[flow/design.v]
module counter_4_bit  
     (
         input  wire       clk          ,
         input  wire       rst          ,
         input  wire       enable       ,
		 output wire [3:0] count       
     );
reg [3:0] data ;
always @(posedge clk or negedge rst)
     begin
	     if(!rst)
	         begin			 
			     data <= 4'b0000 ; 	
			 end
	     else if (enable)
		     begin
                 data <= data + 4'b0001  ; 					     
	         end	
	 end
assign count =  data ;
endmodule
module ifft_add_sub  
     (
         input  wire  signed [15:0]  op_1       ,      
         input  wire  signed [15:0]  op_2       ,      
		 output wire  signed [15:0]  sum_out    ,      
		 output wire  signed [15:0]  sub_out           
     );
assign sum_out = op_1 + op_2 ;
assign sub_out = op_1 - op_2 ;
endmodule
module ifft_complex_multipier  
     (
         input  wire signed [15:0] op_1_real   ,
         input  wire signed [15:0] op_1_imag   ,
         input  wire signed [15:0] op_2_real   ,		 
         input  wire signed [15:0] op_2_imag   ,
         output wire signed [15:0] result_real ,
         output wire signed [15:0] result_imag 
     );
reg signed [31:0] op1r_x_op2r ;
reg signed [31:0] op1r_x_op2i ;
reg signed [31:0] op1i_x_op2r ;
reg signed [31:0] op1i_x_op2i ;
reg signed [31:0] o_r ;
reg signed [31:0] o_i ;
always @(*)
     begin	 
         op1r_x_op2r = op_1_real*op_2_real;  
         op1r_x_op2i = op_1_real*op_2_imag;  
         op1i_x_op2r = op_1_imag*op_2_real;  
         op1i_x_op2i = op_1_imag*op_2_imag; 
         o_r = op1r_x_op2r-op1i_x_op2i;  
         o_i = op1i_x_op2r+op1r_x_op2i;
	 end	 
assign result_real = o_r[25:10];
assign result_imag = o_i[25:10];
endmodule
module ifft_controller  
     (
         input  wire       clk               ,
         input  wire       rst               ,
         input  wire       enable            ,
		 input wire [3:0]  count             ,
         output reg        wr_enable_ram_3   ,
         output reg        wr_enable_ram_1_2 ,
         output reg        i_o_ctrl          ,       
		 output reg        ctrl              ,
         output reg        shift             ,
		 output reg        sel               ,       
		 output reg        count_en          ,       
		 output reg        done              ,    
		 output reg [3:0]  ram_1_rd_add      ,
         output reg [3:0]  ram_2_rd_add      ,
		 output reg [2:0]  ram_3_rd_add      ,
		 output reg [3:0]  ram_1_2_wr_add    ,
		 output reg [2:0]  ram_3_wr_add      ,
		 output reg [3:0]  rom_rd_add        
     );
localparam  [6:0] idle            = 7'b0000000,
                  phase_a         = 7'b0000001,
                  phase_b_1       = 7'b0000011,
                  phase_b_2       = 7'b0000010,
                  phase_b_3       = 7'b0000110,
                  phase_b_4       = 7'b0000111,
                  phase_b_5       = 7'b0000101,
                  phase_b_6       = 7'b0000100,
                  phase_b_7       = 7'b0001100,
                  phase_b_8       = 7'b0001101,
                  phase_b_9       = 7'b0001111,
                  phase_b_10      = 7'b0001110,
                  phase_b_11      = 7'b0001010,
                  phase_b_12      = 7'b0001011,
                  phase_b_13      = 7'b0001001,
                  phase_b_14      = 7'b0001000,
                  phase_b_15      = 7'b0011000,
                  phase_b_16      = 7'b0011001,
                  phase_c_1       = 7'b0011011,
                  phase_c_2       = 7'b0011010,
                  phase_c_3       = 7'b0011110,
                  phase_c_4       = 7'b0011111,
                  phase_c_5       = 7'b0011101,
                  phase_c_6       = 7'b0011100,
                  phase_c_7       = 7'b0010100,
                  phase_c_8       = 7'b0010101,
                  phase_c_9       = 7'b0010111,
                  phase_c_10      = 7'b0010110,
                  phase_c_11      = 7'b0010010,
                  phase_c_12      = 7'b0010011,
                  phase_c_13      = 7'b0010001,
                  phase_c_14      = 7'b0010000,
                  phase_c_15      = 7'b0110000,
                  phase_c_16      = 7'b0110001,
                  phase_d_1       = 7'b0110011,
                  phase_d_2       = 7'b0110010,
                  phase_d_3       = 7'b0110110,
                  phase_d_4       = 7'b0110111,
                  phase_d_5       = 7'b0110101,
                  phase_d_6       = 7'b0110100,
                  phase_d_7       = 7'b0111100,
                  phase_d_8       = 7'b0111101,
                  phase_d_9       = 7'b0111111,
                  phase_d_10      = 7'b0111110,
                  phase_d_11      = 7'b0111010,
                  phase_d_12      = 7'b0111011,
                  phase_d_13      = 7'b0111001,
                  phase_d_14      = 7'b0111000,
                  phase_d_15      = 7'b0101000,
                  phase_d_16      = 7'b0101001,
                  phase_e_1       = 7'b0101011,
                  phase_e_2       = 7'b0101010,
                  phase_e_3       = 7'b0101110,
                  phase_e_4       = 7'b0101111,
                  phase_e_5       = 7'b0101101,
                  phase_e_6       = 7'b0101100,
                  phase_e_7       = 7'b0100100,
                  phase_e_8       = 7'b0100101,
                  phase_e_9       = 7'b0100111,
                  phase_e_10      = 7'b0100110,
                  phase_e_11      = 7'b0100010,
                  phase_e_12      = 7'b0100011,
                  phase_e_13      = 7'b0100001,
                  phase_e_14      = 7'b0100000,
                  phase_e_15      = 7'b1100000,
                  phase_e_16      = 7'b1100001;	
reg         [6:0] current_state , next_state ;
always @(posedge clk or negedge rst)
     begin
	     if(!rst)
	         begin			 
			     current_state <= idle ; 	
			 end	    
	     else 
		     begin
			     current_state <= next_state ; 	
			 end 			 
	 end	 
always @(*)
     begin
         wr_enable_ram_3   = 1'b0 ;
         wr_enable_ram_1_2 = 1'b0 ;
         i_o_ctrl          = 1'b0 ;           
		 ctrl              = 1'b0 ;           
         shift             = 1'b0 ;
         count_en          = 1'b0 ;
		 sel               = 1'b0 ;           
		 done              = 1'b0 ;           
		 ram_1_rd_add      = 4'b0000 ;
         ram_2_rd_add      = 4'b0000 ;
		 ram_3_rd_add      = 3'b000  ;
		 ram_1_2_wr_add    = 4'b0000 ;
		 ram_3_wr_add      = 3'b000  ;
		 rom_rd_add        = 4'b0000  ;
	     case(current_state)
		     idle : 
			         begin
					     wr_enable_ram_3   = 1'b0 ;
					     wr_enable_ram_1_2 = 1'b0 ;
					     i_o_ctrl          = 1'b0 ;   
					     ctrl              = 1'b0 ;   
					     shift             = 1'b0 ;
					     count_en          = 1'b0 ;
					     sel               = 1'b0 ;   
					     done              = 1'b0 ;   
					     ram_1_rd_add      = 4'b0000 ;
					     ram_2_rd_add      = 4'b0000 ;
					     ram_3_rd_add      = 3'b000  ;
					     ram_1_2_wr_add    = 4'b0000 ;
					     ram_3_wr_add      = 3'b000  ;
						 rom_rd_add        = 4'b0000  ;
					 end
		     phase_a : 
			         begin
					     wr_enable_ram_1_2 = 1'b1 ;
					     i_o_ctrl          = 1'b1 ;   
					     shift             = 1'b1 ;
					     count_en          = 1'b1 ;
					     sel               = 1'b1 ;    
					 end					 
             phase_b_1 : 
			         begin
                         wr_enable_ram_3   = 1'b1 ;
                         wr_enable_ram_1_2 = 1'b1 ;  
                         ram_1_rd_add      = 4'b0000 ;
                         ram_2_rd_add      = 4'b1000 ;
                         ram_1_2_wr_add    = 4'b0000 ;
                         ram_3_wr_add      = 3'b000  ;
					 end
             phase_b_2 : 
			         begin
                         wr_enable_ram_3   = 1'b1 ;
                         wr_enable_ram_1_2 = 1'b1 ;  
                         ram_1_rd_add      = 4'b0001 ;
                         ram_2_rd_add      = 4'b1001 ;
                         ram_1_2_wr_add    = 4'b0001 ;
                         ram_3_wr_add      = 3'b001  ;
					 end
             phase_b_3 : 
			         begin
					     wr_enable_ram_3   = 1'b1 ;
						 wr_enable_ram_1_2 = 1'b1 ;  
						 ram_1_rd_add      = 4'b0010 ;
						 ram_2_rd_add      = 4'b1010 ;
						 ram_1_2_wr_add    = 4'b0010 ;
						 ram_3_wr_add      = 3'b010  ;
					 end
             phase_b_4 : 
			         begin
					     wr_enable_ram_3   = 1'b1 ;
						 wr_enable_ram_1_2 = 1'b1 ;  
						 ram_1_rd_add      = 4'b0011 ;
						 ram_2_rd_add      = 4'b1011 ;
						 ram_1_2_wr_add    = 4'b0011 ;
						 ram_3_wr_add      = 3'b011  ;
					 end
             phase_b_5 : 
			         begin
					     wr_enable_ram_3   = 1'b1 ;
						 wr_enable_ram_1_2 = 1'b1 ;  
						 ram_1_rd_add      = 4'b0100 ;
						 ram_2_rd_add      = 4'b1100 ;
						 ram_1_2_wr_add    = 4'b1000 ;
						 ram_3_wr_add      = 3'b100  ;
					 end
             phase_b_6 : 
			         begin
					     wr_enable_ram_3   = 1'b1 ;
						 wr_enable_ram_1_2 = 1'b1 ;  
						 ram_1_rd_add      = 4'b0101 ;
						 ram_2_rd_add      = 4'b1101 ;
						 ram_1_2_wr_add    = 4'b1001 ;
						 ram_3_wr_add      = 3'b101  ;					    
					 end
             phase_b_7 : 
			         begin						    
					     wr_enable_ram_3   = 1'b1 ;
						 wr_enable_ram_1_2 = 1'b1 ;  
						 ram_1_rd_add      = 4'b0110 ;
						 ram_2_rd_add      = 4'b1110 ;
						 ram_1_2_wr_add    = 4'b1010 ;
						 ram_3_wr_add      = 3'b110  ;					  		 
					 end
             phase_b_8 : 
			         begin
					     wr_enable_ram_3   = 1'b1 ;
						 wr_enable_ram_1_2 = 1'b1 ;  
						 ram_1_rd_add      = 4'b0111 ;
						 ram_2_rd_add      = 4'b1111 ;
						 ram_1_2_wr_add    = 4'b1011 ;
						 ram_3_wr_add      = 3'b111  ;	
					 end
             phase_b_9 : 
			         begin
						 wr_enable_ram_1_2 = 1'b1 ;
						 ctrl              = 1'b1 ;    
						 ram_3_rd_add      = 3'b000  ;
						 ram_1_2_wr_add    = 4'b0100 ;
						 rom_rd_add        = 4'b0000  ;
					 end
             phase_b_10 : 
			         begin
						 wr_enable_ram_1_2 = 1'b1 ;
						 ctrl              = 1'b1 ;    
						 ram_3_rd_add      = 3'b001  ;
						 ram_1_2_wr_add    = 4'b0101 ;
						 rom_rd_add        = 3'b001  ;
					 end
             phase_b_11 : 
			         begin
						 wr_enable_ram_1_2 = 1'b1 ;
						 ctrl              = 1'b1 ;    
						 ram_3_rd_add      = 3'b010  ;
						 ram_1_2_wr_add    = 4'b0110 ;
						 rom_rd_add        = 4'b0010  ;
					 end
             phase_b_12 : 
			         begin
						 wr_enable_ram_1_2 = 1'b1 ;
						 ctrl              = 1'b1 ;    
						 ram_3_rd_add      = 3'b011  ;
						 ram_1_2_wr_add    = 4'b0111 ;
						 rom_rd_add        = 4'b0011  ;
					 end
             phase_b_13 : 
			         begin
						 wr_enable_ram_1_2 = 1'b1 ;
						 ctrl              = 1'b1 ;    
						 ram_3_rd_add      = 3'b100  ;
						 ram_1_2_wr_add    = 4'b1100 ;
						 rom_rd_add        = 4'b0100  ;
					 end
             phase_b_14 : 
			         begin
						 wr_enable_ram_1_2 = 1'b1 ;
						 ctrl              = 1'b1 ;    
						 ram_3_rd_add      = 3'b101  ;
						 ram_1_2_wr_add    = 4'b1101 ;
						 rom_rd_add        = 4'b0101  ;				    
					 end
             phase_b_15 : 
			         begin
						 wr_enable_ram_1_2 = 1'b1 ;
						 ctrl              = 1'b1 ;    
						 ram_3_rd_add      = 3'b110  ;
						 ram_1_2_wr_add    = 4'b1110 ;
						 rom_rd_add        = 4'b0110  ;	
					 end
             phase_b_16 : 
			         begin
						 wr_enable_ram_1_2 = 1'b1 ;
						 ctrl              = 1'b1 ;    
						 ram_3_rd_add      = 3'b111  ;
						 ram_1_2_wr_add    = 4'b1111 ;
						 rom_rd_add        = 4'b0111  ;	
					 end
             phase_c_1 : 
			         begin
                         wr_enable_ram_3   = 1'b1 ;
                         wr_enable_ram_1_2 = 1'b1 ;  
                         ram_1_rd_add      = 4'b0000 ;
                         ram_2_rd_add      = 4'b1000 ;
                         ram_1_2_wr_add    = 4'b0000 ;
                         ram_3_wr_add      = 3'b000  ;					     
					 end
             phase_c_2 : 
			         begin
                         wr_enable_ram_3   = 1'b1 ;
                         wr_enable_ram_1_2 = 1'b1 ;  
                         ram_1_rd_add      = 4'b0001 ;
                         ram_2_rd_add      = 4'b1001 ;
                         ram_1_2_wr_add    = 4'b0001 ;
                         ram_3_wr_add      = 3'b001  ;						    
					 end
             phase_c_3 : 
			         begin
                         wr_enable_ram_3   = 1'b1 ;
                         wr_enable_ram_1_2 = 1'b1 ;  
                         ram_1_rd_add      = 4'b0010 ;
                         ram_2_rd_add      = 4'b1010 ;
                         ram_1_2_wr_add    = 4'b1000 ;
                         ram_3_wr_add      = 3'b010  ;						    
					 end
             phase_c_4 : 
			         begin
                         wr_enable_ram_3   = 1'b1 ;
                         wr_enable_ram_1_2 = 1'b1 ;  
                         ram_1_rd_add      = 4'b0011 ;
                         ram_2_rd_add      = 4'b1011 ;
                         ram_1_2_wr_add    = 4'b1001 ;
                         ram_3_wr_add      = 3'b011  ;
					 end
             phase_c_5 :                                           
			         begin
						 wr_enable_ram_1_2 = 1'b1 ;
						 ctrl              = 1'b1 ;    
						 ram_3_rd_add      = 3'b000  ;
						 ram_1_2_wr_add    = 4'b0010 ;
						 rom_rd_add        = 4'b1000  ;						    
					 end
             phase_c_6 : 
			         begin
						 wr_enable_ram_1_2 = 1'b1 ;
						 ctrl              = 1'b1 ;    
						 ram_3_rd_add      = 3'b001  ;
						 ram_1_2_wr_add    = 4'b0011 ;
						 rom_rd_add        = 4'b1001  ;						    
					 end
             phase_c_7 : 
			         begin
						 wr_enable_ram_1_2 = 1'b1 ;
						 ctrl              = 1'b1 ;    
						 ram_3_rd_add      = 3'b010  ;
						 ram_1_2_wr_add    = 4'b1010 ;
						 rom_rd_add        = 4'b1010  ;						    
					 end
             phase_c_8 : 
			         begin
						 wr_enable_ram_1_2 = 1'b1 ;
						 ctrl              = 1'b1 ;    
						 ram_3_rd_add      = 3'b011  ;
						 ram_1_2_wr_add    = 4'b1011 ;
						 rom_rd_add        = 4'b1011  ;						    
					 end
             phase_c_9 :                                   
			         begin
                         wr_enable_ram_3   = 1'b1 ;
                         wr_enable_ram_1_2 = 1'b1 ;  
                         ram_1_rd_add      = 4'b0100 ;
                         ram_2_rd_add      = 4'b1100 ;
                         ram_1_2_wr_add    = 4'b0100 ;
                         ram_3_wr_add      = 3'b000  ;					    
					 end
             phase_c_10 : 
			         begin
                         wr_enable_ram_3   = 1'b1 ;
                         wr_enable_ram_1_2 = 1'b1 ;  
                         ram_1_rd_add      = 4'b0101 ;
                         ram_2_rd_add      = 4'b1101 ;
                         ram_1_2_wr_add    = 4'b0101 ;
                         ram_3_wr_add      = 3'b001  ;						    
					 end
             phase_c_11 : 
			         begin
                         wr_enable_ram_3   = 1'b1 ;
                         wr_enable_ram_1_2 = 1'b1 ;  
                         ram_1_rd_add      = 4'b0110 ;
                         ram_2_rd_add      = 4'b1110 ;
                         ram_1_2_wr_add    = 4'b1100 ;
                         ram_3_wr_add      = 3'b010  ;						    
					 end
             phase_c_12 : 
			         begin
                         wr_enable_ram_3   = 1'b1 ;
                         wr_enable_ram_1_2 = 1'b1 ;  
                         ram_1_rd_add      = 4'b0111 ;
                         ram_2_rd_add      = 4'b1111 ;
                         ram_1_2_wr_add    = 4'b1101 ;
                         ram_3_wr_add      = 3'b011  ;						    
					 end
             phase_c_13 : 
			         begin
						 wr_enable_ram_1_2 = 1'b1 ;
						 ctrl              = 1'b1 ;    
						 ram_3_rd_add      = 3'b000  ;
						 ram_1_2_wr_add    = 4'b0110 ;
						 rom_rd_add        = 4'b1000  ;							    
					 end
             phase_c_14 : 
			         begin
						 wr_enable_ram_1_2 = 1'b1 ;
						 ctrl              = 1'b1 ;    
						 ram_3_rd_add      = 3'b001  ;
						 ram_1_2_wr_add    = 4'b0111 ;
						 rom_rd_add        = 4'b1001  ;						    
					 end
             phase_c_15 : 
			         begin
						 wr_enable_ram_1_2 = 1'b1 ;
						 ctrl              = 1'b1 ;    
						 ram_3_rd_add      = 3'b010  ;
						 ram_1_2_wr_add    = 4'b1110 ;
						 rom_rd_add        = 4'b1010  ;						    
					 end
             phase_c_16 : 
			         begin
						 wr_enable_ram_1_2 = 1'b1 ;
						 ctrl              = 1'b1 ;    
						 ram_3_rd_add      = 3'b011  ;
						 ram_1_2_wr_add    = 4'b1111 ;
						 rom_rd_add        = 4'b1011  ;						    
					 end
             phase_d_1 :                                        
			         begin
                         wr_enable_ram_3   = 1'b1 ;
                         wr_enable_ram_1_2 = 1'b1 ;  
                         ram_1_rd_add      = 4'b0000 ;
                         ram_2_rd_add      = 4'b1000 ;
                         ram_1_2_wr_add    = 4'b0000 ;
                         ram_3_wr_add      = 3'b000  ;
					 end
             phase_d_2 : 
			         begin
                         wr_enable_ram_3   = 1'b1 ;
                         wr_enable_ram_1_2 = 1'b1 ;  
                         ram_1_rd_add      = 4'b0001 ;
                         ram_2_rd_add      = 4'b1001 ;
                         ram_1_2_wr_add    = 4'b1000 ;
                         ram_3_wr_add      = 3'b001  ;					    
					 end
             phase_d_3 : 
			         begin
						 wr_enable_ram_1_2 = 1'b1 ;
						 ctrl              = 1'b1 ;    
						 ram_3_rd_add      = 3'b000  ;
						 ram_1_2_wr_add    = 4'b0001;
						 rom_rd_add        = 4'b1100  ;						    
					 end
             phase_d_4 : 
			         begin
						 wr_enable_ram_1_2 = 1'b1 ;
						 ctrl              = 1'b1 ;    
						 ram_3_rd_add      = 3'b001  ;
						 ram_1_2_wr_add    = 4'b1001 ;
						 rom_rd_add        = 4'b1101  ;						    
					 end
             phase_d_5 :                                          
			         begin
					     wr_enable_ram_3   = 1'b1 ;
						 wr_enable_ram_1_2 = 1'b1 ;  
						 ram_1_rd_add      = 4'b0010 ;
						 ram_2_rd_add      = 4'b1010 ;
						 ram_1_2_wr_add    = 4'b0010 ;
						 ram_3_wr_add      = 3'b000  ;	 
					 end
             phase_d_6 : 
			         begin
					     wr_enable_ram_3   = 1'b1 ;
						 wr_enable_ram_1_2 = 1'b1 ;  
						 ram_1_rd_add      = 4'b0011 ;
						 ram_2_rd_add      = 4'b1011 ;
						 ram_1_2_wr_add    = 4'b1010 ;
						 ram_3_wr_add      = 3'b001  ;						    					  		 
					 end
             phase_d_7 : 
			         begin
						 wr_enable_ram_1_2 = 1'b1 ;
						 ctrl              = 1'b1 ;    
						 ram_3_rd_add      = 3'b000 ;
						 ram_1_2_wr_add    = 4'b0011 ;
						 rom_rd_add        = 4'b1100  ;						    
					 end
             phase_d_8 : 
			         begin
						 wr_enable_ram_1_2 = 1'b1 ;
						 ctrl              = 1'b1 ;    
						 ram_3_rd_add      = 3'b001 ;
						 ram_1_2_wr_add    = 4'b1011 ;
						 rom_rd_add        = 4'b1101  ;						    					  		 
					 end
             phase_d_9 :                                              
			         begin
					     wr_enable_ram_3   = 1'b1 ;
						 wr_enable_ram_1_2 = 1'b1 ;  
						 ram_1_rd_add      = 4'b0100 ;
						 ram_2_rd_add      = 4'b1100 ;
						 ram_1_2_wr_add    = 4'b0100 ;
						 ram_3_wr_add      = 3'b000  ;						    
					 end
             phase_d_10 : 
			         begin
					     wr_enable_ram_3   = 1'b1 ;
						 wr_enable_ram_1_2 = 1'b1 ;  
						 ram_1_rd_add      = 4'b0101 ;
						 ram_2_rd_add      = 4'b1101 ;
						 ram_1_2_wr_add    = 4'b1100 ;
						 ram_3_wr_add      = 3'b001  ;					    
					 end
             phase_d_11 : 
			         begin
						 wr_enable_ram_1_2 = 1'b1 ;
						 ctrl              = 1'b1 ;    
						 ram_3_rd_add      = 3'b000 ;
						 ram_1_2_wr_add    = 4'b0101 ;
						 rom_rd_add        = 4'b1100  ;						    
					 end
             phase_d_12 : 
			         begin
						 wr_enable_ram_1_2 = 1'b1 ;
						 ctrl              = 1'b1 ;    
						 ram_3_rd_add      = 3'b001 ;
						 ram_1_2_wr_add    = 4'b1101 ;
						 rom_rd_add        = 4'b1101  ;	
					 end
             phase_d_13 :                                          
			         begin
					     wr_enable_ram_3   = 1'b1 ;
						 wr_enable_ram_1_2 = 1'b1 ;  
						 ram_1_rd_add      = 4'b0110 ;
						 ram_2_rd_add      = 4'b1110 ;
						 ram_1_2_wr_add    = 4'b0110 ;
						 ram_3_wr_add      = 3'b000  ;						    					  		 
					 end
             phase_d_14 : 
			         begin
					     wr_enable_ram_3   = 1'b1 ;
						 wr_enable_ram_1_2 = 1'b1 ;  
						 ram_1_rd_add      = 4'b0111 ;
						 ram_2_rd_add      = 4'b1111 ;
						 ram_1_2_wr_add    = 4'b1110 ;
						 ram_3_wr_add      = 3'b001  ;						    					  		 
					 end
             phase_d_15 : 
			         begin
						 wr_enable_ram_1_2 = 1'b1 ;
						 ctrl              = 1'b1 ;    
						 ram_3_rd_add      = 3'b000 ;
						 ram_1_2_wr_add    = 4'b0111 ;
						 rom_rd_add        = 4'b1100  ;						    
					 end
             phase_d_16 : 
			         begin
						 wr_enable_ram_1_2 = 1'b1 ;
						 ctrl              = 1'b1 ;    
						 ram_3_rd_add      = 3'b001 ;
						 ram_1_2_wr_add    = 4'b1111 ;
						 rom_rd_add        = 4'b1101  ;						    					  		 
					 end
             phase_e_1 :                                                     
			         begin
					     wr_enable_ram_3   = 1'b1 ;
						 ram_1_rd_add      = 4'b0000 ;
						 ram_2_rd_add      = 4'b1000 ;
						 ram_3_wr_add      = 3'b000  ;
						 done              = 1'b1 ;						 
					 end
             phase_e_2 : 
			         begin
						 ctrl              = 1'b1 ;    
						 ram_3_rd_add      = 3'b000 ;
						 rom_rd_add        = 4'b1110  ;	
						 done              = 1'b1 ;						 
					 end
             phase_e_3 : 
			         begin
					     wr_enable_ram_3   = 1'b1 ;
						 ram_1_rd_add      = 4'b0001 ;
						 ram_2_rd_add      = 4'b1001 ;
						 ram_3_wr_add      = 3'b000  ;	
						 done              = 1'b1 ;						 
					 end
             phase_e_4 : 
			         begin
						 ctrl              = 1'b1 ;    
						 ram_3_rd_add      = 3'b000 ;
						 rom_rd_add        = 4'b1110  ;	
						 done              = 1'b1 ;						 
					 end
             phase_e_5 : 
			         begin
					     wr_enable_ram_3   = 1'b1 ;
						 ram_1_rd_add      = 4'b0010 ;
						 ram_2_rd_add      = 4'b1010 ;
						 ram_3_wr_add      = 3'b000  ;	
						 done              = 1'b1 ;						 
					 end
             phase_e_6 : 
			         begin
						 ctrl              = 1'b1 ;    
						 ram_3_rd_add      = 3'b000 ;
						 rom_rd_add        = 4'b1110  ;	
						 done              = 1'b1 ;						 
					 end
             phase_e_7 : 
			         begin
					     wr_enable_ram_3   = 1'b1 ;
						 ram_1_rd_add      = 4'b0011 ;
						 ram_2_rd_add      = 4'b1011;
						 ram_3_wr_add      = 3'b000  ;	
						 done              = 1'b1 ;						 
					 end
             phase_e_8 : 
			         begin
						 ctrl              = 1'b1 ;    
						 ram_3_rd_add      = 3'b000 ;
						 rom_rd_add        = 4'b1110  ;	
						 done              = 1'b1 ;						 
					 end
             phase_e_9 : 
			         begin
					     wr_enable_ram_3   = 1'b1 ;
						 ram_1_rd_add      = 4'b0100 ;
						 ram_2_rd_add      = 4'b1100 ;
						 ram_3_wr_add      = 3'b000  ;	
						 done              = 1'b1 ;						 
					 end
             phase_e_10 : 
			         begin
						 ctrl              = 1'b1 ;    
						 ram_3_rd_add      = 3'b000 ;
						 rom_rd_add        = 4'b1110  ;	
						 done              = 1'b1 ;						 
					 end
             phase_e_11 : 
			         begin
					     wr_enable_ram_3   = 1'b1 ;
						 ram_1_rd_add      = 4'b0101 ;
						 ram_2_rd_add      = 4'b1101 ;
						 ram_3_wr_add      = 3'b000  ;	
						 done              = 1'b1 ;						 
					 end
             phase_e_12 : 
			         begin
						 ctrl              = 1'b1 ;    
						 ram_3_rd_add      = 3'b000 ;
						 rom_rd_add        = 4'b1110  ;	
						 done              = 1'b1 ;						 
					 end
             phase_e_13 : 
			         begin
					     wr_enable_ram_3   = 1'b1 ;
						 ram_1_rd_add      = 4'b0110 ;
						 ram_2_rd_add      = 4'b1110 ;
						 ram_3_wr_add      = 3'b000  ;	
						 done              = 1'b1 ;						 
					 end
             phase_e_14 : 
			         begin
						 ctrl              = 1'b1 ;    
						 ram_3_rd_add      = 3'b000 ;
						 rom_rd_add        = 4'b1110  ;	
						 done              = 1'b1 ;						 
					 end
             phase_e_15 : 
			         begin
					     wr_enable_ram_3   = 1'b1 ;
						 ram_1_rd_add      = 4'b0111 ;
						 ram_2_rd_add      = 4'b1111 ;
						 ram_3_wr_add      = 3'b000  ;	
						 done              = 1'b1 ;			
						 done              = 1'b1 ;						 
					 end
             phase_e_16 : 
			         begin
						 ctrl              = 1'b1 ;    
						 ram_3_rd_add      = 3'b000 ;
						 rom_rd_add        = 4'b1110  ;
						 done              = 1'b1 ;						 
					 end				 
             default :
			 	     begin
					     wr_enable_ram_3   = 1'b0 ;
					     wr_enable_ram_1_2 = 1'b0 ;
					     i_o_ctrl          = 1'b0 ;   
					     ctrl              = 1'b0 ;   
					     shift             = 1'b0 ;
					     count_en          = 1'b0 ;
					     sel               = 1'b0 ;   
					     done              = 1'b0 ;   
					     ram_1_rd_add      = 4'b0000 ;
					     ram_2_rd_add      = 4'b0000 ;
					     ram_3_rd_add      = 3'b000  ;
					     ram_1_2_wr_add    = 4'b0000 ;
					     ram_3_wr_add      = 3'b000  ;
					     rom_rd_add        = 3'b000  ;
					 end						 
		 endcase
     end		 
always @(*)
     begin
	     case(current_state)
		     idle : 
			         begin
					     if (enable==1'b1)
					         begin
					 	  	     next_state = phase_a ;			 							 
					         end
					     else 
						     begin
							     next_state = idle ;							 							 
							 end					 
					 end
		     phase_a : 
			         begin
					     if (count == 4'b1111)
					         begin
					 	  	     next_state = phase_b_1 ;			 	  					 
					         end
					     else 
						     begin
							     next_state = phase_a ;							 							 
							 end					 
					 end					 
             phase_b_1 : 
			         begin
					 	 next_state = phase_b_2 ;			 							 
					 end
             phase_b_2 : 
			         begin
					 	 next_state = phase_b_3 ;			 							 
					 end
             phase_b_3 : 
			         begin
					 	 next_state = phase_b_4 ;			 							 
					 end
             phase_b_4 : 
			         begin
					 	 next_state = phase_b_5 ;			 							 
					 end
             phase_b_5 : 
			         begin
					 	 next_state = phase_b_6 ;			 							 
					 end
             phase_b_6 : 
			         begin
					 	 next_state = phase_b_7 ;			 							 
					 end
             phase_b_7 : 
			         begin
					 	 next_state = phase_b_8 ;			 							 
					 end
             phase_b_8 : 
			         begin
					 	 next_state = phase_b_9 ;			 							 
					 end
             phase_b_9 : 
			         begin
					 	 next_state = phase_b_10 ;			 							 
					 end
             phase_b_10 : 
			         begin
					 	 next_state = phase_b_11 ;			 							 
					 end
             phase_b_11 : 
			         begin
					 	 next_state = phase_b_12 ;			 							 
					 end
             phase_b_12 : 
			         begin
					 	 next_state = phase_b_13 ;			 							 
					 end
             phase_b_13 : 
			         begin
					 	 next_state = phase_b_14 ;			 							 
					 end
             phase_b_14 : 
			         begin
					 	 next_state = phase_b_15 ;			 							 
					 end
             phase_b_15 : 
			         begin
					 	 next_state = phase_b_16 ;			 							 
					 end
             phase_b_16 : 
			         begin
					 	 next_state = phase_c_1 ;		                 							 
					 end
             phase_c_1 : 
			         begin
					 	 next_state = phase_c_2 ;			 							 
					 end
             phase_c_2 : 
			         begin
					 	 next_state = phase_c_3 ;			 							 
					 end
             phase_c_3 : 
			         begin
					 	 next_state = phase_c_4 ;			 							 
					 end
             phase_c_4 : 
			         begin
					 	 next_state = phase_c_5 ;			 							 
					 end
             phase_c_5 : 
			         begin
					 	 next_state = phase_c_6 ;			 							 
					 end
             phase_c_6 : 
			         begin
					 	 next_state = phase_c_7 ;			 							 
					 end
             phase_c_7 : 
			         begin
					 	 next_state = phase_c_8 ;			 							 
					 end
             phase_c_8 : 
			         begin
					 	 next_state = phase_c_9 ;			 							 
					 end
             phase_c_9 : 
			         begin
					 	 next_state = phase_c_10 ;			 							 
					 end
             phase_c_10 : 
			         begin
					 	 next_state = phase_c_11 ;			 							 
					 end
             phase_c_11 : 
			         begin
					 	 next_state = phase_c_12 ;			 							 
					 end
             phase_c_12 : 
			         begin
					 	 next_state = phase_c_13 ;			 							 
					 end
             phase_c_13 : 
			         begin
					 	 next_state = phase_c_14 ;			 							 
					 end
             phase_c_14 : 
			         begin
					 	 next_state = phase_c_15 ;			 							 
					 end
             phase_c_15 : 
			         begin
					 	 next_state = phase_c_16 ;			 							 
					 end
             phase_c_16 : 
			         begin
					 	 next_state = phase_d_1 ;			 							 
					 end
             phase_d_1 : 
			         begin
					 	 next_state = phase_d_2 ;			 							 
					 end
             phase_d_2 : 
			         begin
					 	 next_state = phase_d_3 ;			 							 
					 end
             phase_d_3 : 
			         begin
					 	 next_state = phase_d_4 ;			 							 
					 end
             phase_d_4 : 
			         begin
					 	 next_state = phase_d_5 ;			 							 
					 end
             phase_d_5 : 
			         begin
					 	 next_state = phase_d_6 ;			 							 
					 end
             phase_d_6 : 
			         begin
					 	 next_state = phase_d_7 ;			 							 
					 end
             phase_d_7 : 
			         begin
					 	 next_state = phase_d_8 ;			 							 
					 end
             phase_d_8 : 
			         begin
					 	 next_state = phase_d_9 ;			 							 
					 end
             phase_d_9 : 
			         begin
					 	 next_state = phase_d_10 ;			 							 
					 end
             phase_d_10 : 
			         begin
					 	 next_state = phase_d_11 ;			 							 
					 end
             phase_d_11 : 
			         begin
					 	 next_state = phase_d_12 ;			 							 
					 end
             phase_d_12 : 
			         begin
					 	 next_state = phase_d_13 ;			 							 
					 end
             phase_d_13 : 
			         begin
					 	 next_state = phase_d_14 ;			 							 
					 end
             phase_d_14 : 
			         begin
					 	 next_state = phase_d_15 ;			 							 
					 end
             phase_d_15 : 
			         begin
					 	 next_state = phase_d_16 ;			 							 
					 end
             phase_d_16 : 
			         begin
					 	 next_state = phase_e_1 ;			 							 
					 end
             phase_e_1 : 
			         begin
					 	 next_state = phase_e_2 ;			 							 
					 end
             phase_e_2 : 
			         begin
					 	 next_state = phase_e_3 ;			 							 
					 end
             phase_e_3 : 
			         begin
					 	 next_state = phase_e_4 ;			 							 
					 end
             phase_e_4 : 
			         begin
					 	 next_state = phase_e_5 ;			 							 
					 end
             phase_e_5 : 
			         begin
					 	 next_state = phase_e_6 ;			 							 
					 end
             phase_e_6 : 
			         begin
					 	 next_state = phase_e_7 ;			 							 
					 end
             phase_e_7 : 
			         begin
					 	 next_state = phase_e_8 ;			 							 
					 end
             phase_e_8 : 
			         begin
					 	 next_state = phase_e_9 ;			 							 
					 end
             phase_e_9 : 
			         begin
					 	 next_state = phase_e_10 ;			 							 
					 end
             phase_e_10 : 
			         begin
					 	 next_state = phase_e_11 ;			 							 
					 end
             phase_e_11 : 
			         begin
					 	 next_state = phase_e_12 ;			 							 
					 end
             phase_e_12 : 
			         begin
					 	 next_state = phase_e_13 ;			 							 
					 end
             phase_e_13 : 
			         begin
					 	 next_state = phase_e_14 ;			 							 
					 end
             phase_e_14 : 
			         begin
					 	 next_state = phase_e_15 ;			 							 
					 end
             phase_e_15 : 
			         begin
					 	 next_state = phase_e_16 ;			 							 
					 end
             phase_e_16 : 
			         begin
					 	 next_state = idle ;			 							 
					 end					 
             default :
			 	     begin
				         next_state = idle ;			 							 
					 end						 
		 endcase
	 end			 
endmodule
module ifft_mux  
     (
         input  wire [15:0] in_0,
         input  wire [15:0] in_1,
         input  wire        sel ,
         output reg  [15:0] out 
     );
always @(*)
     begin
	     case(sel)
			 2'b0:  
			     begin
				     out = in_0;
				 end
			 2'b1:  
			     begin
				     out = in_1;
				 end
         endcase		 
	 end	 
endmodule
module ifft_mux_add  
     (
         input  wire [3:0] in_0,
         input  wire [3:0] in_1,
         input  wire        sel ,
         output reg  [3:0] out 
     );
always @(*)
     begin
	     case(sel)
			 2'b0:  
			     begin
				     out = in_0;
				 end
			 2'b1:  
			     begin
				     out = in_1;
				 end
         endcase		 
	 end	 
endmodule
module ifft_p2s  
     (
	     input   wire           clk      ,
	     input   wire           rst      ,
	     input   wire           wr_en    ,
	     input   wire           shift    ,
		 input   wire  [3:0]    count    ,   
         input   wire  [15:0]   in_0     ,
         input   wire  [15:0]   in_1     ,
         input   wire  [15:0]   in_2     ,
         input   wire  [15:0]   in_3     ,
         input   wire  [15:0]   in_4     ,
         input   wire  [15:0]   in_5     ,
         input   wire  [15:0]   in_6     ,
         input   wire  [15:0]   in_7     ,
         input   wire  [15:0]   in_8     ,
         input   wire  [15:0]   in_9     ,
         input   wire  [15:0]   in_10    ,
         input   wire  [15:0]   in_11    ,
		 output  wire  [15:0]   data_out     
     );
reg    [15:0] r_0     ;
reg    [15:0] r_1     ;
reg    [15:0] r_2     ;
reg    [15:0] r_3     ;
reg    [15:0] r_4     ;
reg    [15:0] r_5     ;
reg    [15:0] r_6     ;
reg    [15:0] r_7     ;
reg    [15:0] r_8     ;
reg    [15:0] r_9     ;
reg    [15:0] r_10    ;
reg    [15:0] r_11    ;
always @(posedge clk or negedge rst )
     begin
	     if(!rst)
		     begin
			     r_0   <= 16'h0000;
				 r_1   <= 16'h0000;
				 r_2   <= 16'h0000;
				 r_3   <= 16'h0000;
				 r_4   <= 16'h0000;
				 r_5   <= 16'h0000;
				 r_6   <= 16'h0000;
				 r_7   <= 16'h0000;
				 r_8   <= 16'h0000;
				 r_9   <= 16'h0000;
				 r_10  <= 16'h0000;
				 r_11  <= 16'h0000;
			 end
         else if(shift)
		     begin         
			     r_0   <= r_1      ;
			     r_1   <= r_2      ;
			     r_2   <= r_3      ;
			     r_3   <= r_4      ;
			     r_4   <= r_5      ;
			     r_5   <= r_6      ;
			     r_6   <= r_7      ;
			     r_7   <= r_8      ;
			     r_8   <= r_9      ;
			     r_9   <= r_10     ;
			     r_10  <= r_11     ;
			     r_11  <= 16'h0000 ;
             end			 
	     else if(wr_en) 
		     begin
 			     r_0   <= in_0 ;
			     r_1   <= in_1 ;
			     r_2   <= in_2 ;
			     r_3   <= in_3 ;
			     r_4   <= in_4 ;
			     r_5   <= in_5 ;
			     r_6   <= in_6 ;
			     r_7   <= in_7 ;
			     r_8   <= in_8 ;
			     r_9   <= in_9 ;
			     r_10  <= in_10;
			     r_11  <= in_11;	
			 end	
	 end	 
assign data_out = r_0 ;
endmodule
module ifft_ram  
    #( 
	     parameter DATA_WIDTH = 16, 
	     parameter ADDR_WIDTH = 4, 
	     parameter DEPTH      = 16
     )
     (
         input   wire                        clk                       ,
         input   wire                        rst                       ,
         input   wire                        wr_en                     ,
         input   wire  [ADDR_WIDTH-1:0]      rd_add                    ,
         input   wire  [ADDR_WIDTH-1:0]      wr_add                    ,
		   input   wire  [DATA_WIDTH-1:0]      data_in                   ,
		   output  wire   [DATA_WIDTH-1:0]      data_out                  
     );
reg   [DATA_WIDTH-1:0] mem [2**ADDR_WIDTH-1:0];
always @(posedge clk )
     begin
         if(wr_en) 
		     begin
 			     mem[wr_add] <= data_in ;
			 end				 
	 end	 
			assign	  data_out  = mem [rd_add] ;
endmodule
module ifft_tf_rom  
     (
         input  wire  [3 :0]   rd_add    ,
		 output reg   [15:0]   data_out_imag ,
		 output reg   [15:0]   data_out_real
     );
always @(*)
     begin
	     case(rd_add)
             4'b0000: data_out_imag=16'b0000000000000000;     
             4'b0001: data_out_imag=16'b0000000110000111;     
             4'b0010: data_out_imag=16'b0000001011010100;     
             4'b0011: data_out_imag=16'b0000001110110010;     
             4'b0100: data_out_imag=16'b0000010000000000;     
             4'b0101: data_out_imag=16'b0000001110110010;     
             4'b0110: data_out_imag=16'b0000001011010100;     
             4'b0111: data_out_imag=16'b0000000110000111;     
             4'b1000: data_out_imag=16'b0000000000000000;     
             4'b1001: data_out_imag=16'b0000001011010100;     
             4'b1010: data_out_imag=16'b0000010000000000;     
             4'b1011: data_out_imag=16'b0000001011010100;     
             4'b1100: data_out_imag=16'b0000000000000000;     
             4'b1101: data_out_imag=16'b0000010000000000;     
             4'b1110: data_out_imag=16'b0000000000000000;     
			 default: data_out_imag=16'b0000000000000000;     
         endcase    
	 end
always @(*)
     begin
	     case(rd_add)
             4'b0000: data_out_real=16'b0000010000000000;     
             4'b0001: data_out_real=16'b0000001110110010;     
             4'b0010: data_out_real=16'b0000001011010100;     
             4'b0011: data_out_real=16'b0000000110000111;     
             4'b0100: data_out_real=16'b0000000000000000;     
             4'b0101: data_out_real=16'b1111111001111000;     
             4'b0110: data_out_real=16'b1111110100101011;     
             4'b0111: data_out_real=16'b1111110001001101;     
             4'b1000: data_out_real=16'b0000010000000000;     
             4'b1001: data_out_real=16'b0000001011010100;     
             4'b1010: data_out_real=16'b0000000000000000;     
             4'b1011: data_out_real=16'b1111110100101011;     
             4'b1100: data_out_real=16'b0000010000000000;     
             4'b1101: data_out_real=16'b0000000000000000;     
             4'b1110: data_out_real=16'b0000010000000000;     
			 default: data_out_real=16'b0000000000000000;     
         endcase    
	 end
endmodule
module ifft_top 
     (
         input   wire           clk           ,                 
         input   wire           rst           ,                 
		 input   wire           ifft_enable   ,                 
		 input   wire  [15:0]   in_0_real     ,                 
         input   wire  [15:0]   in_1_real     ,                 
         input   wire  [15:0]   in_2_real     ,                 
         input   wire  [15:0]   in_3_real     ,                 
         input   wire  [15:0]   in_4_real     ,                 
         input   wire  [15:0]   in_5_real     ,                 
         input   wire  [15:0]   in_6_real     ,                 
         input   wire  [15:0]   in_7_real     ,                 
         input   wire  [15:0]   in_8_real     ,                 
         input   wire  [15:0]   in_9_real     ,                 
         input   wire  [15:0]   in_10_real    ,                 
         input   wire  [15:0]   in_11_real    ,                 
		 input   wire  [15:0]   in_0_imag     ,                 
         input   wire  [15:0]   in_1_imag     ,                 
         input   wire  [15:0]   in_2_imag     ,                 
         input   wire  [15:0]   in_3_imag     ,                 
         input   wire  [15:0]   in_4_imag     ,                 
         input   wire  [15:0]   in_5_imag     ,                 
         input   wire  [15:0]   in_6_imag     ,                 
         input   wire  [15:0]   in_7_imag     ,                 
         input   wire  [15:0]   in_8_imag     ,                 
         input   wire  [15:0]   in_9_imag     ,                 
         input   wire  [15:0]   in_10_imag    ,                 
         input   wire  [15:0]   in_11_imag    ,                 
		 output  wire  [15:0]   ifft_out_real ,                 
		 output  wire  [15:0]   ifft_out_imag ,                 
		 output  wire           finish                          
     );
wire [15:0] w_1 ;                                           
wire [15:0] w_2 ;                                           
wire [15:0] w_3 ;                                           
wire [15:0] w_4 ;                                           
wire [15:0] w_5 ;                                           
wire [15:0] w_6 ;                                           
wire [15:0] w_7 ;                                           
wire [15:0] w_8 ;                                           
wire [15:0] w_9 ;                                           
wire [15:0] w_10 ;                                          
wire [15:0] w_11;                                           
wire [15:0] w_12 ;                                          
wire [15:0] w_13;                                           
wire [15:0] w_14 ;                                          
wire [15:0] w_15;                                           
wire [15:0] w_16 ;                                          
wire [15:0] w_17;                                           
wire [15:0] w_18 ;                                          
wire [15:0] w_19;                                           
wire [15:0] w_20 ;                                          
wire [3:0]  wr_add_ram_1_2;                                 
wire [3:0]  wr_add_ctrl ;                                   
wire [3:0]  count ;                                         
wire [3:0]  ram_1_rd_add ;                                  
wire [3:0]  ram_2_rd_add ;                                  
wire [3:0]  rom_rd_add   ;                                  
wire [2:0]  ram_3_rd_add ;                                  
wire [2:0]  ram_3_wr_add ;                                  
wire        shift ;                                         
wire        sel ;                                           
wire        ctrl ;                                          
wire        count_en ;                                      
wire        wr_enable_ram_3  ;                              
wire        wr_enable_ram_1_2;                              
wire        i_o_ctrl ;                                      
ifft_controller  control_unit
     (
         .clk               (clk) ,
         .rst               (rst) ,
         .enable            (ifft_enable) ,
		 .count             (count) ,
         .wr_enable_ram_3   (wr_enable_ram_3) ,
         .wr_enable_ram_1_2 (wr_enable_ram_1_2) ,
         .i_o_ctrl          (i_o_ctrl) ,       
		 .ctrl              (ctrl) ,
         .shift             (shift) ,
		 .sel               (sel) ,            
		 .count_en          (count_en) ,       
		 .done              (finish) ,      
		 .ram_1_rd_add      (ram_1_rd_add) ,
         .ram_2_rd_add      (ram_2_rd_add) ,
		 .ram_3_rd_add      (ram_3_rd_add) ,
		 .ram_1_2_wr_add    (wr_add_ctrl) ,
		 .ram_3_wr_add      (ram_3_wr_add) ,
		 .rom_rd_add        (rom_rd_add) 
     );
ifft_add_sub   butterfly_real 
     (
         .op_1    (w_9)   ,      
         .op_2    (w_11)  ,      
		 .sum_out (w_17)  ,      
		 .sub_out (w_18)         
     );
ifft_add_sub   butterfly_imag 
     (
         .op_1    (w_10)  ,      
         .op_2    (w_12)  ,      
		 .sum_out (w_19)  ,      
		 .sub_out (w_20)         
     );
ifft_complex_multipier  complex_multipier
     (
         .op_1_real   (w_13),
         .op_1_imag   (w_14),
         .op_2_real   (w_7),		 
         .op_2_imag   (w_8),
         .result_real (w_15),
         .result_imag (w_16)
     );
ifft_tf_rom  rom_tf
     (
         .rd_add        (rom_rd_add),
		 .data_out_imag (w_8),
		 .data_out_real (w_7)
     );
ifft_ram   
    #( 
	     .DATA_WIDTH(16) , 
	     .ADDR_WIDTH(4 ) , 
	     .DEPTH     (16) 
     )
	 ram_1_real
     (
         .clk       (clk)   ,
         .rst       (rst)   ,
         .wr_en     (wr_enable_ram_1_2)   ,
         .rd_add    (ram_1_rd_add)   ,
         .wr_add    (wr_add_ram_1_2)   ,
		 .data_in   (w_3)   ,
		 .data_out  (w_9)   
     );
ifft_ram   
    #( 
	     .DATA_WIDTH(16) , 
	     .ADDR_WIDTH(4 ) , 
	     .DEPTH     (16) 
     )
	 ram_1_imag
     (
         .clk       (clk)   ,
         .rst       (rst)   ,
         .wr_en     (wr_enable_ram_1_2)   ,
         .rd_add    (ram_1_rd_add)   ,
         .wr_add    (wr_add_ram_1_2)   ,
		 .data_in   (w_4)   ,
		 .data_out  (w_10)   
     );
ifft_ram   
    #( 
	     .DATA_WIDTH(16) , 
	     .ADDR_WIDTH(4 ) , 
	     .DEPTH     (16) 
     )
	 ram_2_real
     (
         .clk       (clk)   ,
         .rst       (rst)   ,
         .wr_en     (wr_enable_ram_1_2)   ,
         .rd_add    (ram_2_rd_add)   ,
         .wr_add    (wr_add_ram_1_2)   ,
		 .data_in   (w_3)   ,
		 .data_out  (w_11)   
     );
ifft_ram   
    #( 
	     .DATA_WIDTH(16) , 
	     .ADDR_WIDTH(4 ) , 
	     .DEPTH     (16) 
     )
	 ram_2_imag
     (
         .clk       (clk)   ,
         .rst       (rst)   ,
         .wr_en     (wr_enable_ram_1_2)   ,
         .rd_add    (ram_2_rd_add)   ,
         .wr_add    (wr_add_ram_1_2)   ,
		 .data_in   (w_4)   ,
		 .data_out  (w_12)   
     );
ifft_ram   
    #( 
	     .DATA_WIDTH(16) , 
	     .ADDR_WIDTH(3 ) , 
	     .DEPTH     (16) 
     )
	 ram_3_real
     (
         .clk       (clk)   ,
         .rst       (rst)   ,
         .wr_en     (wr_enable_ram_3)   ,
         .rd_add    (ram_3_rd_add)   ,
         .wr_add    (ram_3_wr_add)   ,
		 .data_in   (w_18)   ,
		 .data_out  (w_13)   
     );
ifft_ram   
    #( 
	     .DATA_WIDTH(16) , 
	     .ADDR_WIDTH(3 ) , 
	     .DEPTH     (16) 
     )
	 ram_3_imag
     (
         .clk       (clk)   ,
         .rst       (rst)   ,
         .wr_en     (wr_enable_ram_3)   ,
         .rd_add    (ram_3_rd_add)   ,
         .wr_add    (ram_3_wr_add)   ,
		 .data_in   (w_20)   ,
		 .data_out  (w_14)   
     );
ifft_p2s  p2s_real
     (
	     .clk      (clk),
	     .rst      (rst),
	     .wr_en    (ifft_enable),
	     .shift    (shift),
		 .count    (count),   
         .in_0     (in_0_real ),
         .in_1     (in_1_real ),
         .in_2     (in_2_real ),
         .in_3     (in_3_real ),
         .in_4     (in_4_real ),
         .in_5     (in_5_real ),
         .in_6     (in_6_real ),
         .in_7     (in_7_real ),
         .in_8     (in_8_real ),
         .in_9     (in_9_real ),
         .in_10    (in_10_real),
         .in_11    (in_11_real),
		 .data_out (w_1)    
     );
ifft_p2s  p2s_imag
     (
	     .clk      (clk),
	     .rst      (rst),
	     .wr_en    (ifft_enable),
	     .shift    (shift),
		 .count    (count),   
         .in_0     (in_0_imag ),
         .in_1     (in_1_imag ),
         .in_2     (in_2_imag ),
         .in_3     (in_3_imag ),
         .in_4     (in_4_imag ),
         .in_5     (in_5_imag ),
         .in_6     (in_6_imag ),
         .in_7     (in_7_imag ),
         .in_8     (in_8_imag ),
         .in_9     (in_9_imag ),
         .in_10    (in_10_imag),
         .in_11    (in_11_imag),
		 .data_out (w_2)    
     );
counter_4_bit  counter_phase_a
     (
         .clk      (clk)         ,
         .rst      (rst)         ,
         .enable   (count_en)    ,
		 .count    (count)   
     );
ifft_mux_add   wr_address_mux_ram_1
     (
         .in_0 (wr_add_ctrl) ,
         .in_1 (count) ,
         .sel  (sel) ,
         .out  (wr_add_ram_1_2)
     );
ifft_mux  input_mux_real
     (
         .in_0 (w_5),
         .in_1 (w_1),
         .sel  (i_o_ctrl),
         .out  (w_3)
     );
ifft_mux  input_mux_imag
     (
         .in_0 (w_6),
         .in_1 (w_2),
         .sel  (i_o_ctrl),
         .out  (w_4)
     );	 
ifft_mux  ctrl_mux_real
     (
         .in_0 (w_17),
         .in_1 (w_15),
         .sel  (ctrl),
         .out  (w_5)
     );
ifft_mux  ctrl_mux_imag
     (
         .in_0 (w_19),
         .in_1 (w_16),
         .sel  (ctrl),
         .out  (w_6)
     );	 
assign ifft_out_real = w_3 ;                                           
assign ifft_out_imag = w_4 ;                                           
endmodule
[flow/run.sh]
#!/bin/bash
# the make line also repeats each setting of config.mk as NAME=value (left out here)
make -C /OpenROAD-flow-scripts/flow DESIGN_CONFIG=/design/flow/config.mk WORK_HOME=/design/flow/orfs CLKGATE_MAP_FILE= finish
[flow/config.mk]
export PLATFORM = sky130hd
export DESIGN_NAME = ifft_top
export DESIGN_NICKNAME = ifft_top
export VERILOG_FILES = /design/flow/design.v
export SDC_FILE = /design/flow/constraint.sdc
export NUM_CORES = 4
export LEC_CHECK = 0
export CAP_MARGIN = 20
export CELL_PAD_IN_SITES_GLOBAL_PLACEMENT = 0
export CORE_ASPECT_RATIO = 1.12
export CORE_MARGIN = 2
export CORE_UTILIZATION = 70
export CTS_CLUSTER_SIZE = 65
export GPL_ROUTABILITY_DRIVEN = 1
export GPL_TIMING_DRIVEN = 1
export MAX_ROUTING_LAYER = met4
export MIN_ROUTING_LAYER = met1
export PLACE_DENSITY_LB_ADDON = 0.01
export SETUP_SLACK_MARGIN = 2.28
export SLEW_MARGIN = 15
export TNS_END_PERCENT = 40
[flow/constraint.sdc]
create_clock -name core_clock -period 8.01 [get_ports {clk}]
set_input_delay 1.6020 -clock core_clock [delete_from_list [all_inputs] [get_ports {clk}]]
set_output_delay 1.6020 -clock core_clock [all_outputs]
set_load 0.01 [all_outputs]
==> results of run 1 <==
==> stage by stage <==
| stage | cell area, um2 | hold slack [ps] |
|---|---|---|
| 4_1_cts | 99000 | 475 |
| 3_3_place_gp | 94300 | 457 |
| 2_1_floorplan | 81700 | 449 |
| 3_5_place_dp | 94300 | 466 |
==> what timing repair did <==
| action | CTS |
|---|---|
| endpoints found under the setup margin | 696 |
| gates resized | 250 |
| setup buffers | 48 |
| pin swaps | 105 |
| cloned | 3 |
==> impl_metrics.env, run 1 <==
# source this file to load flow results
export IMPL_clkSinkCount=1163
export IMPL_syn_area_per_cell_um2=10.5
export IMPL_preCtsSetupSlack_ps=-4540
export IMPL_die_w_um=325
export IMPL_fp_util=0.707
export IMPL_synth_top_cell_by_count="nand2_1"
export IMPL_top_cell_area_share=0.286
export IMPL_portBuffers=419
export IMPL_yosys_area_share_aoi=0.0630
export IMPL_ios=420
export IMPL_synth_cell_types=81
export IMPL_xor_area_frac=0.0202
export IMPL_synthCells=7677
export IMPL_gp_congestion=1.09
export IMPL_logic_family="adder cells"
export IMPL_synth_seq_cells=1163
export IMPL_core_area_mm2=0.114
export IMPL_mux_area_frac=0.0689
export IMPL_status="did not finish"
export IMPL_yosys_cells=7677
export IMPL_dp_hpwl_um=212000
export IMPL_simple_gate_area_frac=0.121
export IMPL_die_area_mm2=0.118
export IMPL_clockBufferDepth=3
export IMPL_ys_area_mm2=0.0807
export IMPL_top_area_cell="edfxtp_1"
export IMPL_lastStage="global routing"
export IMPL_ff_type="edfxtp_1"
export IMPL_fp_row_count=131
export IMPL_edf_count=768
export IMPL_synth_area_mm2=0.0807
export IMPL_ctsHtreeMaxLevel=3
export IMPL_postCtsHoldBufs=0
export IMPL_synth_nets=9218
export IMPL_topCellsByArea="edfxtp_1 29%, fa_1 19%, dfrtp_1 12%"
export IMPL_adder_share=0.250
export IMPL_cts_buffers=99
export IMPL_synthArstFlopShare=0.340
export IMPL_chipHeight_um=363
export IMPL_yosys_warnings=9
export IMPL_cts_root_buf="clkbuf_16"
export IMPL_synthTopCellsByCount="1167 x nand2_1, 1041 x inv_1, 768 x edfxtp_1, 764 x fa_1, 528 x nor2_1"
export IMPL_dpl_cell_count=10200
export IMPL_ys_seq_frac=0.408
==> inputs of run 2 (changes only) <==
Settings changed: ABC_AREA set to 1, CELL_PAD_IN_SITES_GLOBAL_PLACEMENT 0 to unset, CORE_ASPECT_RATIO 1.12 to unset, CORE_MARGIN 2 to 7, CORE_UTILIZATION 70 to 40, GPL_ROUTABILITY_DRIVEN 1 to unset, GPL_TIMING_DRIVEN 1 to 0, HOLD_SLACK_MARGIN set to 0.04, MAX_ROUTING_LAYER met4 to unset, MIN_ROUTING_LAYER met1 to met2, PLACE_DENSITY_LB_ADDON 0.01 to 0.28, SETUP_SLACK_MARGIN 2.28 to 1.71, SLEW_MARGIN 15 to 20, TNS_END_PERCENT 40 to unset.
Clock period 8.01 ns to 7.79 ns, I/O delays scaled along.
==> run 2 against run 1 <==
Now fails the layout checks on setup timing. Die area rose by 86%. Synthesized area rose by 2.3%. Synthesized cell count is 14% higher.
==> impl_metrics.env, run 2 <==
# yosys + openroad results
export IMPL_crit_family="adder cells"
export IMPL_synth_nets=10300
export IMPL_worst_path_buf_inv=15
export IMPL_gr_usage_all_layers=0.496
export IMPL_path_clk_slew_ps=60
export IMPL_reg2reg_depth=61
export IMPL_simple_gate_area_frac=0.142
export IMPL_synth_cell_types=67
export IMPL_clkSinkCount=1163
export IMPL_xor_area_frac=0.00950
export IMPL_fmax_mhz=82.7
export IMPL_layout_setup_ws_ps=-4300
export IMPL_synthTopCellsByCount="1796 x inv_1, 1502 x nand2_1, 768 x edfxtp_1, 764 x fa_1, 617 x nor2_1"
export IMPL_die_area_mm2=0.219
export IMPL_die_w_um=468
export IMPL_startpoint="control_unit.current_state[0]"
export IMPL_syn_area_per_cell_um2=9.47
export IMPL_cts_tree="done"
export IMPL_ys_area_mm2=0.0826
export IMPL_critPathCaptureType="primary output"
export IMPL_mux_area_frac=0.0126
export IMPL_grt_pass1_wl_um=519000
export IMPL_ff_type="edfxtp_1"
export IMPL_dp_hpwl_um=288000
export IMPL_arrival_ps=10530
export IMPL_seq_power_mw=6.81
export IMPL_fin_nets=11300
export IMPL_insertion_delay_ps=840
export IMPL_critPathMaxFanout=10
export IMPL_critPathLaunchType="flip-flop"
export IMPL_drv_cap=0
export IMPL_combPwrFrac=0.059
export IMPL_chipHeight_um=468
export IMPL_setup_viol=656
export IMPL_yosys_area_share_aoi=0.0882
export IMPL_totalWireLength_um=377000
export IMPL_edf_count=768
export IMPL_dr_pass1_iters=13
export IMPL_gp_congestion=1.11
export IMPL_hold_start="p2s_real.r_8[15]"
export IMPL_min_path_type="flip-flop to flip-flop"
export IMPL_viasPerCell=7.43
export IMPL_fp_row_count=166
export IMPL_endpoint="ifft_out_imag[10]"
export IMPL_yosys_cells=8720
export IMPL_ios=420
export IMPL_slew_headroom=0.191
export IMPL_status="failed layout checks"
export IMPL_drt_iter0_markers=22400
export IMPL_final_util=0.513
export IMPL_min_period_over_period=1.55
export IMPL_cpPeakStageDelay_ps=640
export IMPL_p_comb_mw=0.822
export IMPL_power_group_top="sequential cells"
export IMPL_core_area_mm2=0.205
export IMPL_reg2reg_from="control_unit.current_state[0]"
export IMPL_grt_max_degree=94
export IMPL_topCellsByArea="edfxtp_1 28%, fa_1 19%, dfrtp_1 12%"
export IMPL_fin_area_mm2=0.105
export IMPL_fp_util=0.403
export IMPL_synth_top_cell_by_count="inv_1"
export IMPL_synth_area_mm2=0.0826
export IMPL_gr_total_overflow=0
export IMPL_worst_setup_path_type="flip-flop to primary output"
export IMPL_finalHoldViolations=0
export IMPL_cp_common_cell="fa_1"
export IMPL_warning_count=75
export IMPL_ys_seq_frac=0.399
export IMPL_netSwitchingFraction=0.242
export IMPL_skew_ps=130
export IMPL_pg_clk_mw=6.26
export IMPL_grt_pass1_vias=103000
export IMPL_synthArstFlopShare=0.340
export IMPL_p_leak_nw=47.0
export IMPL_postCtsHoldBufs=0
export IMPL_yosys_warnings=9
export IMPL_clockBufferDepth=3
export IMPL_fill_cells=19100
export IMPL_num_vias=93400
export IMPL_ir_drop_uv=215
export IMPL_failed_layout_checks="setup timing"
export IMPL_top_area_cell="edfxtp_1"
export IMPL_drv_slew=0
export IMPL_synth_seq_cells=1163
export IMPL_seq_power_share=0.490
export IMPL_syn_to_final_growth_pct=27.2
export IMPL_pwr_density_cell_mw_per_mm2=132
export IMPL_synthCells=8720
export IMPL_internal_power_mw=10.5
export IMPL_adder_share=0.244
export IMPL_drc_errors=0
export IMPL_clkPwrFrac=0.451
export IMPL_routedWlPerCell_um=30.0
export IMPL_p_switching_mw=3.36
export IMPL_min_period_ps=12090
export IMPL_ctsHtreeMaxLevel=3
export IMPL_cts_root_buf="clkbuf_16"
export IMPL_rsz0062_at_grt="true"
export IMPL_fin_tns_setup_ps=-1197930
export IMPL_logic_family="adder cells"
export IMPL_whs_endpoint="p2s_real.r_7[15]"
export IMPL_tightest_slew_ps=1210
export IMPL_whs_ps=462
export IMPL_post_dp_cell_area_mm2=0.0925
export IMPL_finalPower_mw=13.9
export IMPL_whs_path_depth=2
export IMPL_cp_slowest_cell="fa_1"
export IMPL_timing_rr_end="ram_2_imag.mem[7][10]"
export IMPL_cp_required_ps=6230
export IMPL_cts_buffers=118
export IMPL_top_cell_area_share=0.279
export IMPL_portBuffers=418
export IMPL_rrSetupSlack_ps=-4090
export IMPL_ant_nets=0
export IMPL_antenna_found_initial=3
export IMPL_cp_depth=43
## run 2: area by class of cell
class / instances / area [um2] / share of cell area
antenna: 58 / 145 / 0.00138
inverter: 1835 / 7040 / 0.0670
multi-input combinational: 5305 / 45300 / 0.431
clock buffer: 146 / 3210 / 0.0305
timing repair buffer: 873 / 9440 / 0.0898
tap: 2688 / 3360 / 0.0320
buffer: 417 / 2630 / 0.0250
clock inverter: 78 / 978 / 0.00931
sequential: 1163 / 33000 / 0.314
## run 2: through the flow
| step | setup WS [ps] | std cells |
|---|---|---|
| global placement | -14820 | 11800 |
| finish | -4300 | 12600 |
| detailed placement | -6410 | 11900 |
| CTS | -4230 | 12400 |
| global route | -4510 | 12500 |
| floorplan | -2380 | 8720 |
## run 2: metal layers
metal	share of wire	vias to the layer above	global-route usage
met5	0.019	-	0.273
met4	0.13	218	0.125
met3	0.39	3718	0.638
met2	0.46	27500	0.590
met1	0	32000	-
li1	-	29900	-
## run 2: what timing repair did
action | 4_1_cts | 5_1_grt
buffers inserted | 268 | 144
pin swaps | 267 | 335
gates resized | 893 | 468
endpoints found under the setup margin | 768 | 784
cloned | 3 | 2
==> inputs of run 3 (changes only) <==
Settings changed: ABC_AREA 1 to unset, CELL_PAD_IN_SITES_GLOBAL_PLACEMENT set to 1, CORE_ASPECT_RATIO set to 1.12, CORE_MARGIN 7 to 2, CTS_CLUSTER_SIZE 65 to 61, GPL_ROUTABILITY_DRIVEN set to 0, HOLD_SLACK_MARGIN 0.04 to unset, MAX_ROUTING_LAYER set to met5, MIN_ROUTING_LAYER met2 to met1, PLACE_DENSITY_LB_ADDON 0.28 to unset, SETUP_SLACK_MARGIN 1.71 to 2.65, SLEW_MARGIN 20 to 15, TNS_END_PERCENT set to 100.
Clock period 7.79 ns to 12.9 ns, I/O delays scaled along.
==> run 3 against run 2 <==
Still fails the layout checks on setup timing. Power decreased by 43%. Synthesized area down 2.3%. Wire length is 18% lower.
==> impl_metrics.env, run 3 <==
# yosys + openroad results
export IMPL_status="failed layout checks"
export IMPL_failed_layout_checks="setup timing"
export IMPL_endpoint="ifft_out_imag[15]"
export IMPL_viasPerCell=5.27
export IMPL_totalWireLength_um=310000
export IMPL_cts_tree="done"
export IMPL_drt_iter0_markers=4578
export IMPL_synth_seq_cells=1163
export IMPL_gr_total_overflow=0
export IMPL_grt_max_degree=99
export IMPL_chipHeight_um=479
export IMPL_ant_nets=0
export IMPL_drv_cap=0
export IMPL_rrSetupSlack_ps=2180
export IMPL_synth_top_cell_by_count="nand2_1"
export IMPL_path_clk_slew_ps=60
export IMPL_min_period_over_period=1.06
export IMPL_logic_family="adder cells"
export IMPL_synthCells=7677
export IMPL_ios=420
export IMPL_fin_area_mm2=0.0997
export IMPL_fp_util=0.402
export IMPL_synthTopCellsByCount="1167 x nand2_1, 1041 x inv_1, 768 x edfxtp_1, 764 x fa_1, 528 x nor2_1"
export IMPL_die_w_um=428
export IMPL_whs_ps=406
export IMPL_post_dp_cell_area_mm2=0.0907
export IMPL_setup_viol=28
export IMPL_finalHoldViolations=0
export IMPL_top_area_cell="edfxtp_1"
export IMPL_warning_count=75
export IMPL_synthArstFlopShare=0.340
export IMPL_dr_pass1_iters=6
export IMPL_drv_slew=0
export IMPL_clkSinkCount=1163
export IMPL_xor_area_frac=0.0202
export IMPL_ctsHtreeMaxLevel=3
export IMPL_critPathCaptureType="primary output"
export IMPL_p_switching_mw=1.80
export IMPL_slew_headroom=0.175
export IMPL_simple_gate_area_frac=0.121
export IMPL_pwr_density_cell_mw_per_mm2=79.7
export IMPL_ff_type="edfxtp_1"
export IMPL_seq_power_share=0.523
export IMPL_top_cell_area_share=0.286
export IMPL_tightest_slew_ps=1220
export IMPL_yosys_cells=7677
export IMPL_ir_drop_uv=124
export IMPL_reg2reg_depth=48
export IMPL_syn_to_final_growth_pct=23.6
export IMPL_insertion_delay_ps=810
export IMPL_dpl_cell_count=10800
export IMPL_core_area_mm2=0.201
export IMPL_drc_errors=0
export IMPL_grt_pass1_vias=61300
export IMPL_num_vias=59500
export IMPL_mux_area_frac=0.0689
export IMPL_crit_family="adder cells"
export IMPL_critPathMaxFanout=7
export IMPL_internal_power_mw=6.16
export IMPL_clockBufferDepth=3
export IMPL_power_group_top="sequential cells"
export IMPL_fmax_mhz=72.9
export IMPL_stdcell_count=11300
export IMPL_dp_hpwl_um=242000
export IMPL_antenna_found_initial=88
export IMPL_timing_rr_end="ram_1_imag.mem[0][13]"
export IMPL_seq_power_mw=4.16
export IMPL_reg2reg_from="control_unit.current_state[1]"
export IMPL_hold_start="p2s_imag.r_3[0]"
export IMPL_worst_setup_path_type="flip-flop to primary output"
export IMPL_adder_share=0.250
export IMPL_cts_root_buf="clkbuf_16"
export IMPL_min_period_ps=13720
export IMPL_portBuffers=418
export IMPL_netSwitchingFraction=0.226
export IMPL_synth_area_mm2=0.0807
export IMPL_arrival_ps=11140
export IMPL_rsz0062_at_grt="true"
export IMPL_skew_ps=130
export IMPL_cp_slowest_cell="fa_2"
export IMPL_syn_area_per_cell_um2=10.5
export IMPL_fp_row_count=174
export IMPL_layout_setup_ws_ps=-819
export IMPL_yosys_area_share_aoi=0.0630
export IMPL_cts_buffers=119
export IMPL_p_leak_nw=42.8
export IMPL_final_util=0.497
export IMPL_cp_required_ps=10320
export IMPL_worst_path_buf_inv=18
export IMPL_topCellsByArea="edfxtp_1 29%, fa_1 19%, dfrtp_1 12%"
export IMPL_ys_area_mm2=0.0807
export IMPL_startpoint="control_unit.current_state[1]"
export IMPL_cp_common_cell="fa_1"
export IMPL_routedWlPerCell_um=27.5
export IMPL_fin_nets=10100
export IMPL_whs_path_depth=2
export IMPL_yosys_warnings=9
export IMPL_p_comb_mw=0.343
export IMPL_critPathLaunchType="flip-flop"
export IMPL_finalPower_mw=7.95
export IMPL_gr_usage_all_layers=0.300
export IMPL_grt_pass1_wl_um=442000
export IMPL_fill_cells=18600
export IMPL_synth_nets=9218
export IMPL_ys_seq_frac=0.408
export IMPL_cpPeakStageDelay_ps=600
export IMPL_die_area_mm2=0.205
export IMPL_combPwrFrac=0.043
export IMPL_whs_endpoint="p2s_imag.r_2[0]"
export IMPL_synth_cell_types=81
export IMPL_min_path_type="flip-flop to flip-flop"
export IMPL_pg_clk_mw=3.45
export IMPL_cp_depth=47
export IMPL_edf_count=768
export IMPL_clkPwrFrac=0.434
## run 3: layout make-up
class | instances | area [um2] | share of cell area
multi-input combinational | 5064 | 45100 | 0.452
tap | 2640 | 3300 | 0.0331
sequential | 1163 | 33000 | 0.330
timing repair buffer | 715 | 7900 | 0.0792
clock inverter | 75 | 679 | 0.00681
buffer | 404 | 2550 | 0.0256
inverter | 1047 | 3970 | 0.0398
clock buffer | 146 | 3180 | 0.0319
antenna | 35 | 87.6 | 0.000878
## run 3: layer usage
metal / GRT usage / wire length (um) / vias up
met4: 0.147 / 18000 / 60
met1: 0.363 / 119000 / 30100
met2: 0.518 / 154000 / 1882
met3: 0.0504 / 18700 / 590
met5: 0 / 379 / -
li1: - / - / 26800
## run 3: per-stage QoR
step | TNS [ps] | setup slack [ps]
2_1_floorplan | 0 | 802
3_3_place_gp | -4097860 | -11220
3_5_place_dp | -112340 | -3510
4_1_cts | -20830 | -1050
5_1_grt | -23600 | -1100
6_report | -15240 | -819
## run 3: timing repair
action	in CTS	in global routing
resized	554	261
setup endpoints to repair	544	448
hold buffers	0	0
buffers inserted	176	56
pin swaps	126	104
gates cloned	3	4
Power is estimated from default activity; no workload was simulated.
